==> zinc <==
// tlb
module tlb
(
    input  wire                      clk,
    input  wire [               18:0] s0_vppn    ,
    input  wire                       s0_va_bit12,
    input  wire [                9:0] s0_asid    ,
    output wire                       s0_found   ,
    output wire [$clog2(16)-1:0] s0_index   ,  
    output wire [               19:0] s0_ppn     ,
    output wire [                5:0] s0_ps      ,
    output wire [                1:0] s0_plv     ,
    output wire [                1:0] s0_mat     ,
    output wire                       s0_d       ,
    output wire                       s0_v       ,
    input  wire [               18:0] s1_vppn    ,
    input  wire                       s1_va_bit12,
    input  wire [                9:0] s1_asid    ,
    output wire                       s1_found   ,
    output wire [$clog2(16)-1:0] s1_index   ,
    output wire [               19:0] s1_ppn     ,
    output wire [                5:0] s1_ps      ,
    output wire [                1:0] s1_plv     ,
    output wire [                1:0] s1_mat     ,
    output wire                       s1_d       ,
    output wire                       s1_v       ,
    input  wire                      invtlb_valid,
    input  wire [               4:0] invtlb_op   ,
    input  wire                       we     ,
    input  wire [$clog2(16)-1:0] w_index,
    input  wire                       w_e    ,
    input  wire [               18:0] w_vppn ,
    input  wire [                5:0] w_ps   ,
    input  wire [                9:0] w_asid ,
    input  wire                       w_g    ,
    input  wire [               19:0] w_ppn0 ,
    input  wire [                1:0] w_plv0 ,
    input  wire [                1:0] w_mat0 ,
    input  wire                       w_d0   ,
    input  wire                       w_v0   ,
    input  wire [               19:0] w_ppn1 ,
    input  wire [                1:0] w_plv1 ,
  ...
clock: 6.47 ns
lec_check: 0
abc_area: 0
cap_margin: 35
cell_pad_in_sites_detail_placement: 2
cell_pad_in_sites_global_placement: 1
core_aspect_ratio: 1.18
core_margin: 6
core_utilization: 37
cts_cluster_diameter: 100
cts_cluster_size: 77
gpl_routability_driven: 0
hold_slack_margin: -0.01
min_routing_layer: met2
place_density: 0.9
setup_slack_margin: 0.79
slew_margin: 30
tns_end_percent: 90
run.sh (not shown) runs the stock make flow with config.mk's settings and CLKGATE_MAP_FILE=.
==> garnet (differences from zinc) <==
==> flow/config.mk (replaced) <==
export PLATFORM = sky130hd
export DESIGN_NAME = tlb
export DESIGN_NICKNAME = tlb
export VERILOG_FILES = /design/flow/design.v
export SDC_FILE = /design/flow/constraint.sdc
export NUM_CORES = 4
export LEC_CHECK = 0
export CAP_MARGIN = 20
export CORE_MARGIN = 2
export CORE_UTILIZATION = 61
export SETUP_SLACK_MARGIN = 0.3
export SLEW_MARGIN = 20
==> flow/constraint.sdc (replaced) <==
create_clock -name core_clock -period 9.89 [get_ports {clk}]
set_input_delay 1.9780 -clock core_clock [delete_from_list [all_inputs] [get_ports {clk}]]
set_output_delay 1.9780 -clock core_clock [all_outputs]
set_load 0.01 [all_outputs]
==> results <==
metric                                                               garnet                      zinc
Run status                                                   finished clean    stopped before the end
Last stage reached                                                        -  global routing (5_1_grt)
Half-perimeter wire length of the detailed placement result       201000 um                 336000 um
Max-area cell share                                                   50.2%                     50.2%
Number of CTS-inserted buffers                                          154                        66
Starting density of the core                                          61.2%                     37.4%
Worst-case setup slack after placement                              -332 ps                  -3230 ps
Die Outline Area                                                143000 um^2               242000 um^2
Die outline width                                                    378 um                    453 um
Placed instance area                                             92500 um^2                99800 um^2
H-Tree Level Count                                                        4                         3
Rows                                                                    137                       190
Core Region                                                     139000 um^2               228000 um^2
Placed Cells incl. Taps                                                8490                     10100
Die height                                                           378 um                    533 um
Post-CTS Setup Bufs                                                       0                       275
Count of instances resized after the clock tree is built                 28                      1342

---

==> branch willow <==
tlb again, from the RTL that the note above started with.
clock: 4.25 ns
lec_check: 0
abc_area: 1
cap_margin: 10
core_aspect_ratio: 0.92
core_margin: 2
core_utilization: 72
cts_cluster_diameter: 191
cts_cluster_size: 15
hold_slack_margin: -0.06
setup_slack_margin: -0.22
slew_margin: 20
==> branch sierra (differences from branch willow) <==
==> flow/config.mk (replaced) <==
export PLATFORM = sky130hd
export DESIGN_NAME = tlb
export DESIGN_NICKNAME = tlb
export VERILOG_FILES = /design/flow/design.v
export SDC_FILE = /design/flow/constraint.sdc
export NUM_CORES = 4
export LEC_CHECK = 0
export ABC_AREA = 1
export CAP_MARGIN = 35
export CELL_PAD_IN_SITES_DETAIL_PLACEMENT = 2
export CELL_PAD_IN_SITES_GLOBAL_PLACEMENT = 3
export CORE_MARGIN = 2
export CORE_UTILIZATION = 19
export CTS_CLUSTER_DIAMETER = 375
export CTS_CLUSTER_SIZE = 33
export GPL_ROUTABILITY_DRIVEN = 0
export GPL_TIMING_DRIVEN = 0
export MAX_ROUTING_LAYER = met4
export MIN_ROUTING_LAYER = met2
export SLEW_MARGIN = 20
export TNS_END_PERCENT = 30
==> flow/constraint.sdc (replaced) <==
create_clock -name core_clock -period 10.8 [get_ports {clk}]
set_input_delay 2.1600 -clock core_clock [delete_from_list [all_inputs] [get_ports {clk}]]
set_output_delay 2.1600 -clock core_clock [all_outputs]
set_load 0.01 [all_outputs]
==> branch xenon (differences from branch willow) <==
==> flow/config.mk (replaced) <==
export PLATFORM = sky130hd
export DESIGN_NAME = tlb
export DESIGN_NICKNAME = tlb
export VERILOG_FILES = /design/flow/design.v
export SDC_FILE = /design/flow/constraint.sdc
export NUM_CORES = 4
export LEC_CHECK = 0
export ABC_AREA = 1
export CAP_MARGIN = 35
export CELL_PAD_IN_SITES_DETAIL_PLACEMENT = 2
export CELL_PAD_IN_SITES_GLOBAL_PLACEMENT = 1
export CORE_ASPECT_RATIO = 1.18
export CORE_MARGIN = 2
export CORE_UTILIZATION = 37
export CTS_CLUSTER_DIAMETER = 108
export CTS_CLUSTER_SIZE = 77
export GPL_ROUTABILITY_DRIVEN = 1
export HOLD_SLACK_MARGIN = -0.01
export MIN_ROUTING_LAYER = met2
export PLACE_DENSITY_LB_ADDON = 0.17
export SETUP_SLACK_MARGIN = 0.67
export SLEW_MARGIN = 30
export TNS_END_PERCENT = 45
==> flow/constraint.sdc (replaced) <==
create_clock -name core_clock -period 5.93 [get_ports {clk}]
set_input_delay 1.1860 -clock core_clock [delete_from_list [all_inputs] [get_ports {clk}]]
set_output_delay 1.1860 -clock core_clock [all_outputs]
set_load 0.01 [all_outputs]
==> branch tundra (differences from branch willow) <==
==> flow/config.mk (replaced) <==
export PLATFORM = sky130hd
export DESIGN_NAME = tlb
export DESIGN_NICKNAME = tlb
export VERILOG_FILES = /design/flow/design.v
export SDC_FILE = /design/flow/constraint.sdc
export NUM_CORES = 4
export LEC_CHECK = 0
export CAP_MARGIN = 20
export CORE_MARGIN = 2
export CORE_UTILIZATION = 40
export SETUP_SLACK_MARGIN = -0.91
export SLEW_MARGIN = 20
==> flow/constraint.sdc (replaced) <==
create_clock -name core_clock -period 9.89 [get_ports {clk}]
set_input_delay 1.9780 -clock core_clock [delete_from_list [all_inputs] [get_ports {clk}]]
set_output_delay 1.9780 -clock core_clock [all_outputs]
set_load 0.01 [all_outputs]
==> notes <==
- Die size, highest first: branch sierra, branch xenon, branch tundra, branch willow.
- Between branch tundra and branch willow, the lower synthesized area is in branch tundra (gap about 7%, measured against branch willow).
- Of branch tundra and branch xenon, branch xenon has the higher synthesized cell count (gap 44%, measured against branch xenon).
- Branch willow ended with an error in global routing (5_1_grt), error GRT-0232. Branch sierra aborted during global routing (5_1_grt) on GRT-0116. Branch xenon died in global routing (5_1_grt), error GRT-0116. Branch tundra completed, yet does not pass: negative setup slack.

---

==> job 4356: inputs <==
Starting RTL as in the previous note.
Settings: LEC_CHECK=0, ABC_AREA=1, CAP_MARGIN=10, CORE_ASPECT_RATIO=0.92, CORE_MARGIN=2, CORE_UTILIZATION=72, CTS_CLUSTER_DIAMETER=376, CTS_CLUSTER_SIZE=15, HOLD_SLACK_MARGIN=0.29, SETUP_SLACK_MARGIN=-0.22, SLEW_MARGIN=20; clock period 4.25 ns.
==> inputs of job 4619, as changes to job 4356 <==
ABC_AREA = unset   (was 1)
CAP_MARGIN = 20   (was 10)
CORE_ASPECT_RATIO = unset   (was 0.92)
CORE_UTILIZATION = 58   (was 72)
CTS_CLUSTER_DIAMETER = unset   (was 376)
CTS_CLUSTER_SIZE = unset   (was 15)
HOLD_SLACK_MARGIN = unset   (was 0.29)
SETUP_SLACK_MARGIN = unset   (was -0.22)
==> flow/constraint.sdc (replaced) <==
create_clock -name core_clock -period 5.62 [get_ports {clk}]
set_input_delay 1.1240 -clock core_clock [delete_from_list [all_inputs] [get_ports {clk}]]
set_output_delay 1.1240 -clock core_clock [all_outputs]
set_load 0.01 [all_outputs]
==> inputs of job 7083, as changes to job 4356 <==
ABC_AREA = 0   (was 1)
CAP_MARGIN = 20   (was 10)
CELL_PAD_IN_SITES_DETAIL_PLACEMENT = 2   (was unset)
CELL_PAD_IN_SITES_GLOBAL_PLACEMENT = 2   (was unset)
CORE_ASPECT_RATIO = 1.83   (was 0.92)
CORE_UTILIZATION = 26   (was 72)
CTS_CLUSTER_DIAMETER = unset   (was 376)
CTS_CLUSTER_SIZE = 17   (was 15)
GPL_ROUTABILITY_DRIVEN = 0   (was unset)
HOLD_SLACK_MARGIN = unset   (was 0.29)
MAX_ROUTING_LAYER = met4   (was unset)
PLACE_DENSITY_LB_ADDON = 0.2   (was unset)
SETUP_SLACK_MARGIN = 2.64   (was -0.22)
==> flow/constraint.sdc (replaced) <==
create_clock -name core_clock -period 16.6 [get_ports {clk}]
set_input_delay 3.3200 -clock core_clock [delete_from_list [all_inputs] [get_ports {clk}]]
set_output_delay 3.3200 -clock core_clock [all_outputs]
set_load 0.01 [all_outputs]
==> qor summary <==
quantity                                                                 job 7083                    job 4619        job 4356
Placed cell area                                                        93800 um2                  101000 um2      108000 um2
CP peak stage delay                                                       0.97 ns                     0.54 ns               -
Vertical die dimension                                                     778 um                      387 um          346 um
Number of design rule violations left after detail routing                      0                           0               -
Count of tool warnings                                                         39                          35               -
Status                                                   timing/DRC/antenna clean  complete, but fails checks  did not finish
Last stage reached                                                              -                           -         5_1_grt
Layout check failures                                                           -        negative setup slack               -
Seq share, synth                                                            50.6%                       50.6%           47.0%
Yosys top cell area share                                                   50.2%                       50.2%           46.6%
Count of instantiated cells in the yosys netlist                             6385                        6385           11300
Count of buffering cells on the critical path with inverters included           5                           8               -
Area added between synthesis and finish                                     16.8%                       30.7%               -
Plain + repair buffers                                                        556                        1838               -
Min Hold Slack                                                           0.567 ns                    0.529 ns               -
Max Transition Viols Final                                                      0                           0               -
